==> build 57: inputs <==
Design archon_top, start of the top module:
module archon_top (
    input wire clk,
    input wire reset,  
    input wire [15:0] external_entropy_in,  
    input wire [7:0] analog_entropy_raw,    
    input wire [1:0] ml_predicted_action,  
    input wire ml_risk_flag_top,           
    input wire manual_lock_top,            
    input wire analog_lock_override,
    input wire analog_flush_override,
    input wire quantum_override_signal,  
    input wire [1:0] mission_profile,          
    input wire override_authentication_valid,  
    input wire [7:0] entropy_threshold_fsm,    
    output wire [3:0] cpu_debug_pc,
    output wire [15:0] cpu_debug_instr,
    output wire cpu_debug_stall,
    output wire cpu_debug_flush,
    output wire cpu_debug_lock,
    output wire [7:0] cpu_debug_fsm_entropy_log,
    output wire [2:0] cpu_debug_fsm_instr_type_log,
    output wire cpu_debug_hazard_flag,
    output wire [1:0] cpu_debug_fsm_state,
    output wire cpu_debug_shock_detected,
    output wire [1:0] cpu_debug_classified_entropy,
    output wire system_enable_fire_pulse  
);
    wire archon_top_internal_hazard_to_cpu = 1'b0;  
    pipeline_cpu u_pipeline_cpu (
        .clk(clk),
        .reset(reset),
        .external_entropy_in(external_entropy_in),
        .analog_entropy_raw_in(analog_entropy_raw),
        .ml_predicted_action(ml_predicted_action),  
        .ml_risk_flag_in(ml_risk_flag_top),
        .manual_lock_in(manual_lock_top),
        .internal_hazard_flag_for_fsm(archon_top_internal_hazard_to_cpu),
        .analog_lock_override_in(analog_lock_override),
        .analog_flush_override_in(analog_flush_override),
        .quantum_override_signal_in(quantum_override_signal),
        .mission_profile_in(mission_profile),
        .override_authentication_valid_in(override_authentication_valid),
        .entropy_threshold_fsm_in(entropy_threshold_fsm),
        .debug_pc(cpu_debug_pc),
        .debug_instr(cpu_debug_instr),
        .debug_stall(cpu_debug_stall),
        .debug_flush(cpu_debug_flush),
        .debug_lock(cpu_debug_lock),
        .debug_fsm_entropy_log(cpu_debug_fsm_entropy_log),
        .debug_fsm_instr_type_log(cpu_debug_fsm_instr_type_log),
        .debug_hazard_flag(cpu_debug_hazard_flag),
  ...
make LEC_CHECK=0 ABC_AREA=1 CAP_MARGIN=15 CORE_ASPECT_RATIO=0.99 CORE_MARGIN=2 CORE_UTILIZATION=63 CTS_CLUSTER_SIZE=32 MAX_ROUTING_LAYER=met4 SLEW_MARGIN=15 TNS_END_PERCENT=95 finish   # period 14.1 ns
run.sh (not shown) runs the stock make flow with config.mk's settings and CLKGATE_MAP_FILE=.
==> trial 74: changes against build 57 <==
==> flow/config.mk (replaced) <==
export PLATFORM = sky130hd
export DESIGN_NAME = archon_top
export DESIGN_NICKNAME = archon_top
export VERILOG_FILES = /design/flow/design.v
export SDC_FILE = /design/flow/constraint.sdc
export NUM_CORES = 4
export LEC_CHECK = 0
export CAP_MARGIN = 20
export CORE_MARGIN = 2
export CORE_UTILIZATION = 40
export SLEW_MARGIN = 20
==> flow/constraint.sdc (replaced) <==
create_clock -name core_clock -period 17.8 [get_ports {clk}]
set_input_delay 3.5600 -clock core_clock [delete_from_list [all_inputs] [get_ports {clk}]]
set_output_delay 3.5600 -clock core_clock [all_outputs]
set_load 0.01 [all_outputs]
==> build 7: changes against build 57 <==
--- a/flow/config.mk
+++ b/flow/config.mk
@@ -8,9 +8,14 @@
 export ABC_AREA = 1
 export CAP_MARGIN = 15
-export CORE_ASPECT_RATIO = 0.99
+export CORE_ASPECT_RATIO = 0.96
 export CORE_MARGIN = 2
-export CORE_UTILIZATION = 63
-export CTS_CLUSTER_SIZE = 32
+export CORE_UTILIZATION = 72
+export CTS_CLUSTER_DIAMETER = 381
+export CTS_CLUSTER_SIZE = 15
+export GPL_ROUTABILITY_DRIVEN = 0
+export HOLD_SLACK_MARGIN = 0.29
 export MAX_ROUTING_LAYER = met4
+export PLACE_DENSITY_LB_ADDON = 0.06
+export SETUP_SLACK_MARGIN = -0.34
 export SLEW_MARGIN = 15
 export TNS_END_PERCENT = 95
==> flow/constraint.sdc (replaced) <==
create_clock -name core_clock -period 9.88 [get_ports {clk}]
set_input_delay 1.9760 -clock core_clock [delete_from_list [all_inputs] [get_ports {clk}]]
set_output_delay 1.9760 -clock core_clock [all_outputs]
set_load 0.01 [all_outputs]
==> results <==
Of build 57 and build 7, build 7 has the higher core utilization (gap 11 points). In critical path depth, build 7 and build 57 do not differ. The highest wire length belongs to trial 74, the lowest to build 57. The highest die size belongs to trial 74, the lowest to build 7. Via count, lowest first: trial 74, build 57, build 7. In build 7 the synthesized area is lower than in trial 74, by about 6%. Build 57 produced a clean layout. Trial 74 completed with no timing, DRC or antenna violations. Build 7 reached the layout checks and failed them: negative setup slack.

==> run X <==
archon_top again, from the RTL that the note above started with.
clock: 11.3 ns
lec_check: 0
abc_area: 1
cap_margin: 20
cell_pad_in_sites_detail_placement: 2
core_margin: 5
core_utilization: 21
cts_cluster_size: 88
max_routing_layer: met5
place_density: 0.46
slew_margin: 15
tns_end_percent: 70
==> inputs of run R, as changes to run X <==
==> flow/config.mk (replaced) <==
export PLATFORM = sky130hd
export DESIGN_NAME = archon_top
export DESIGN_NICKNAME = archon_top
export VERILOG_FILES = /design/flow/design.v
export SDC_FILE = /design/flow/constraint.sdc
export NUM_CORES = 4
export LEC_CHECK = 0
export ABC_AREA = 1
export CAP_MARGIN = 15
export CORE_ASPECT_RATIO = 1.13
export CORE_MARGIN = 2
export CORE_UTILIZATION = 64
export MAX_ROUTING_LAYER = met4
export SLEW_MARGIN = 15
export TNS_END_PERCENT = 95
==> flow/constraint.sdc (replaced) <==
create_clock -name core_clock -period 13.7 [get_ports {clk}]
set_input_delay 2.7400 -clock core_clock [delete_from_list [all_inputs] [get_ports {clk}]]
set_output_delay 2.7400 -clock core_clock [all_outputs]
set_load 0.01 [all_outputs]
==> impl_metrics.env <==
# physical design summary
export IMPL_wl_per_cell_um=17.9
export IMPL_worstPathRequired_ns=9.04
export IMPL_clockBufferCount=68
export IMPL_status="complete, no violations"
export IMPL_tightest_slew_ns=0.923
-- figures above: run X

==> impl_metrics.env <==
# physical design summary
export IMPL_worstPathRequired_ns=10.96
export IMPL_cp_endpoint="cpu_debug_hazard_flag"
export IMPL_status="complete, no violations"
export IMPL_sh_comb_area_pct=51.2
export IMPL_setup_viol=0
export IMPL_clockBufferCount=48
-- figures above: run R

